==> inputs of job 7123 <==
Design bicubic, start of the top module:
module bicubic(clk, rst, act, in, out_0, out_1, out_2, out_3);
clock: 10.2 ns
lec_check: 0
cap_margin: 20
cell_pad_in_sites_detail_placement: 0
cell_pad_in_sites_global_placement: 0
core_aspect_ratio: 0.72
core_margin: 2
core_utilization: 69
cts_cluster_size: 40
max_routing_layer: met4
setup_slack_margin: 3.26
slew_margin: 20
tns_end_percent: 15
run.sh (not shown) runs the stock make flow with config.mk's settings and CLKGATE_MAP_FILE=.
==> job 2822 (differences from job 7123) <==
==> flow/config.mk (replaced) <==
export PLATFORM = sky130hd
export DESIGN_NAME = bicubic
export DESIGN_NICKNAME = bicubic
export VERILOG_FILES = /design/flow/design.v
export SDC_FILE = /design/flow/constraint.sdc
export NUM_CORES = 4
export LEC_CHECK = 0
export ABC_AREA = 1
export CAP_MARGIN = 20
export CELL_PAD_IN_SITES_DETAIL_PLACEMENT = 0
export CELL_PAD_IN_SITES_GLOBAL_PLACEMENT = 0
export CORE_ASPECT_RATIO = 0.72
export CORE_MARGIN = 2
export CORE_UTILIZATION = 72
export CTS_CLUSTER_SIZE = 80
export GPL_ROUTABILITY_DRIVEN = 0
export MAX_ROUTING_LAYER = met4
export PLACE_DENSITY_LB_ADDON = 0.02
export SETUP_SLACK_MARGIN = -0.05
export SLEW_MARGIN = 20
export TNS_END_PERCENT = 80
==> flow/constraint.sdc (replaced) <==
create_clock -name core_clock -period 4.94 [get_ports {clk}]
set_input_delay 0.9880 -clock core_clock [delete_from_list [all_inputs] [get_ports {clk}]]
set_output_delay 0.9880 -clock core_clock [all_outputs]
set_load 0.01 [all_outputs]
==> results.txt <==
status: finished with violations
Final setup viols: 20
hold_sp: A.input_array_3[2][7]
Failing Checks: negative setup slack
Worst Setup SP: mux_sel[1]
Final WS setup: -269.9 ps
FA/HA/MAJ Cells, Area Fraction: 21.98%
OpenROAD warning count: 59
Die ar.: 0.07512 mm²
Synth Area per Inst: 9.861 µm²
(the above is from job 2822)
==> results.txt <==
Synth Area per Inst: 11.38 µm²
Final setup viols: 0
Final WS setup: 3279 ps
OpenROAD warning count: 63
status: complete, no violations
FA/HA/MAJ Cells, Area Fraction: 22.93%
hold_sp: A.input_array_0[2][2]
(the above is from job 7123)

* * *

==> exp/yarrow <==
bicubic again, from the RTL that the note above started with.
==> flow/config.mk <==
export PLATFORM = sky130hd
export DESIGN_NAME = bicubic
export DESIGN_NICKNAME = bicubic
export VERILOG_FILES = /design/flow/design.v
export SDC_FILE = /design/flow/constraint.sdc
export NUM_CORES = 4
export LEC_CHECK = 0
export CAP_MARGIN = 20
export CELL_PAD_IN_SITES_DETAIL_PLACEMENT = 2
export CELL_PAD_IN_SITES_GLOBAL_PLACEMENT = 1
export CORE_MARGIN = 2
export CORE_UTILIZATION = 43
export CTS_CLUSTER_DIAMETER = 175
export CTS_CLUSTER_SIZE = 19
export SLEW_MARGIN = 20
==> flow/constraint.sdc <==
create_clock -name core_clock -period 8.31 [get_ports {clk}]
set_input_delay 1.6620 -clock core_clock [delete_from_list [all_inputs] [get_ports {clk}]]
set_output_delay 1.6620 -clock core_clock [all_outputs]
set_load 0.01 [all_outputs]
==> exp/maple: changes against exp/yarrow <==
Settings changed: ABC_AREA set to 1, CELL_PAD_IN_SITES_DETAIL_PLACEMENT 2 to not set, CELL_PAD_IN_SITES_GLOBAL_PLACEMENT 1 to not set, CORE_UTILIZATION 43 to 72, CTS_CLUSTER_DIAMETER 175 to 395, CTS_CLUSTER_SIZE 19 to 94, SETUP_SLACK_MARGIN set to 0.42, TNS_END_PERCENT set to 5.
==> flow/constraint.sdc (replaced) <==
create_clock -name core_clock -period 2.5 [get_ports {clk}]
set_input_delay 0.5000 -clock core_clock [delete_from_list [all_inputs] [get_ports {clk}]]
set_output_delay 0.5000 -clock core_clock [all_outputs]
set_load 0.01 [all_outputs]
==> exp/lagoon: changes against exp/yarrow <==
Settings changed: CAP_MARGIN 20 to 10, CELL_PAD_IN_SITES_DETAIL_PLACEMENT 2 to not set, CELL_PAD_IN_SITES_GLOBAL_PLACEMENT 1 to not set, CORE_UTILIZATION 43 to 72, CTS_CLUSTER_DIAMETER 175 to not set, CTS_CLUSTER_SIZE 19 to not set.
==> flow/constraint.sdc (replaced) <==
create_clock -name core_clock -period 5.24 [get_ports {clk}]
set_input_delay 1.0480 -clock core_clock [delete_from_list [all_inputs] [get_ports {clk}]]
set_output_delay 1.0480 -clock core_clock [all_outputs]
set_load 0.01 [all_outputs]
==> exp/umber: changes against exp/yarrow <==
Settings changed: ABC_AREA set to 1, CELL_PAD_IN_SITES_DETAIL_PLACEMENT 2 to not set, CELL_PAD_IN_SITES_GLOBAL_PLACEMENT 1 to not set, CORE_UTILIZATION 43 to 72, CTS_CLUSTER_DIAMETER 175 to not set, CTS_CLUSTER_SIZE 19 to not set, PLACE_DENSITY set to 0.38, SETUP_SLACK_MARGIN set to 0.98, TNS_END_PERCENT set to 5.
==> flow/constraint.sdc (replaced) <==
create_clock -name core_clock -period 5.28 [get_ports {clk}]
set_input_delay 1.0560 -clock core_clock [delete_from_list [all_inputs] [get_ports {clk}]]
set_output_delay 1.0560 -clock core_clock [all_outputs]
set_load 0.01 [all_outputs]
==> summary of the runs <==
exp/lagoon completed and failed the layout checks on setup timing. exp/umber completed without violations. exp/maple failed in 5_1_grt, error GRT-0116. exp/yarrow passed the timing, design-rule and antenna checks.
In exp/lagoon the area after synthesis is lower than in exp/umber, by 4.1%.
In synthesized cell count, exp/lagoon and exp/yarrow do not differ.
Cell count: exp/umber > exp/lagoon > exp/yarrow.
Of exp/lagoon and exp/yarrow, exp/yarrow has the higher sequential share of layout area (gap 5.1 points).
Design area, highest first: exp/umber, exp/lagoon, exp/yarrow.
Worst hold slack: exp/yarrow is worse than exp/umber (0.015 ns).

* * *

==> indigo: inputs <==
bicubic again, from the RTL that the note above started with.
export LEC_CHECK = 0
export CAP_MARGIN = 20
export CELL_PAD_IN_SITES_DETAIL_PLACEMENT = 2
export CELL_PAD_IN_SITES_GLOBAL_PLACEMENT = 1
export CORE_MARGIN = 2
export CORE_UTILIZATION = 43
export CTS_CLUSTER_DIAMETER = 175
export CTS_CLUSTER_SIZE = 19
export GPL_ROUTABILITY_DRIVEN = 0
export GPL_TIMING_DRIVEN = 0
export HOLD_SLACK_MARGIN = 0.07
export SLEW_MARGIN = 20
create_clock -name core_clock -period 8.31 [get_ports {clk}]
==> inputs of sierra, as changes to indigo <==
==> flow/config.mk (replaced) <==
export PLATFORM = sky130hd
export DESIGN_NAME = bicubic
export DESIGN_NICKNAME = bicubic
export VERILOG_FILES = /design/flow/design.v
export SDC_FILE = /design/flow/constraint.sdc
export NUM_CORES = 4
export LEC_CHECK = 0
export ABC_AREA = 1
export CAP_MARGIN = 20
export CORE_MARGIN = 2
export CORE_UTILIZATION = 72
export PLACE_DENSITY = 0.38
export SLEW_MARGIN = 20
export TNS_END_PERCENT = 5
==> flow/constraint.sdc (replaced) <==
create_clock -name core_clock -period 4.37 [get_ports {clk}]
set_input_delay 0.8740 -clock core_clock [delete_from_list [all_inputs] [get_ports {clk}]]
set_output_delay 0.8740 -clock core_clock [all_outputs]
set_load 0.01 [all_outputs]
==> inputs of willow, as changes to indigo <==
==> flow/config.mk (replaced) <==
export PLATFORM = sky130hd
export DESIGN_NAME = bicubic
export DESIGN_NICKNAME = bicubic
export VERILOG_FILES = /design/flow/design.v
export SDC_FILE = /design/flow/constraint.sdc
export NUM_CORES = 4
export LEC_CHECK = 0
export ABC_AREA = 1
export CAP_MARGIN = 20
export CORE_MARGIN = 2
export CORE_UTILIZATION = 72
export CTS_CLUSTER_DIAMETER = 395
export CTS_CLUSTER_SIZE = 10
export SETUP_SLACK_MARGIN = 0.75
export SLEW_MARGIN = 20
export TNS_END_PERCENT = 5
==> flow/constraint.sdc (replaced) <==
create_clock -name core_clock -period 2.58 [get_ports {clk}]
set_input_delay 0.5160 -clock core_clock [delete_from_list [all_inputs] [get_ports {clk}]]
set_output_delay 0.5160 -clock core_clock [all_outputs]
set_load 0.01 [all_outputs]
==> results <==
|  | indigo | willow | sierra |
|---|---|---|---|
| Most common cell in the netlist | sky130_fd_sc_hd__inv_1 | sky130_fd_sc_hd__nand2_1 | sky130_fd_sc_hd__nand2_1 |
| Post-synthesis adder-cell area fraction | 0.229 | 0.220 | 0.220 |
| Netlist area before placement | 0.0504 mm2 | 0.0525 mm2 | 0.0525 mm2 |
| Post-CTS Resized | 38 | - | 251 |
| Height of the die | 346 um | 274 um | 274 um |
| TritonCTS buffer count | 49 | - | 84 |
| Number of setup buffers added after CTS | 2 | - | 33 |
| Status | timing/DRC/antenna clean | stopped before the end | stopped before the end |
| Failing step | - | clock tree synthesis | global routing |
| Mean area per synthesized cell | 11.4 um2 | 9.86 um2 | 9.86 um2 |
| Floorplan Utilization | 0.433 | 0.723 | 0.723 |
| Placed wire-length estimate after detailed placement | 137,000 um | 144,000 um | 125,000 um |
| CTS root buf | sky130_fd_sc_hd__clkbuf_16 | - | sky130_fd_sc_hd__clkbuf_16 |
| Dpl cell area | 0.0533 mm2 | 0.0656 mm2 | 0.0604 mm2 |
| Yosys top cell area share | 0.315 | 0.302 | 0.302 |
| CTS sink cnt | 828 | - | 828 |
| Total instance count after detailed placement | 6,015 | 7,609 | 7,024 |
| Number of cell rows | 125 | 99 | 99 |
| GPL Wtd Cong | - | 1.04 | 1.03 |

* * *

==> run G <==
bicubic again, from the RTL that the note above started with.
clock: 4.77 ns
lec_check: 0
abc_area: 1
cap_margin: 5
cell_pad_in_sites_detail_placement: 0
cell_pad_in_sites_global_placement: 0
core_aspect_ratio: 0.72
core_margin: 2
core_utilization: 72
cts_cluster_size: 80
max_routing_layer: met4
setup_slack_margin: -0.05
slew_margin: 20
tns_end_percent: 15
==> run A (differences from run G) <==
- ABC_AREA: 1 -> not set
- CAP_MARGIN: 5 -> 20
- CORE_UTILIZATION: 72 -> 65
- SETUP_SLACK_MARGIN: -0.05 -> 2.96
==> flow/constraint.sdc (replaced) <==
create_clock -name core_clock -period 10.2 [get_ports {clk}]
set_input_delay 2.0400 -clock core_clock [delete_from_list [all_inputs] [get_ports {clk}]]
set_output_delay 2.0400 -clock core_clock [all_outputs]
set_load 0.01 [all_outputs]
==> results <==
Post-Syn Area: run G 52,500 um2; run A 50,370 um2
Ys cells: run G 5,324; run A 4,426
Clock buffers created by TritonCTS: run G 80; run A 82
Syn Inst Count: run G 5,324; run A 4,426
Synthesis area per yosys: run G 52,500 um2; run A 50,370 um2
Area fraction in full adders, half adders and majority gates: run G 21.98%; run A 22.93%
Post-CTS repair timing setup buffer count: run G 15; run A 1
Outcome: run G stopped before the end; run A timing/DRC/antenna clean
Stage where the flow stopped: run G 5_1_grt; run A -
Floorplan core area: run G 71,760 um2; run A 76,610 um2
Chip area: run G 75,120 um2; run A 79,760 um2
Cell Count Post-Placement: run G 6,935; run A 5,422
Routability cong.: run G 1.149; run A 0.9618
Syn_nets: run G 6,076; run A 5,178
Synthesized area per cell: run G 9.861 um2; run A 11.38 um2
Row count: run G 83; run A 86
Initial core utilization: run G 73.16%; run A 65.74%
Number of resized instances in the post-cts repair step: run G 140; run A 0
Yosys simple share: run G 11.46%; run A 7.164%
Cell area reported after detailed placement: run G 59,670 um2; run A 52,140 um2
HPWL reported at the end of detailed placement: run G 133,500 um; run A 98,810 um
Ao+oa area frac: run G 11.08%; run A 10.86%
Unique cell types: run G 71; run A 82
Worst setup slack before clock tree synthesis: run G -0.5361 ns; run A 3.004 ns
Mux share of post-synthesis cell area: run G 1.392%; run A 5.085%
Die H: run G 233.1 um; run A 240.2 um
Most instantiated library cell after synthesis: run G sky130_fd_sc_hd__nand2_1; run A sky130_fd_sc_hd__inv_1
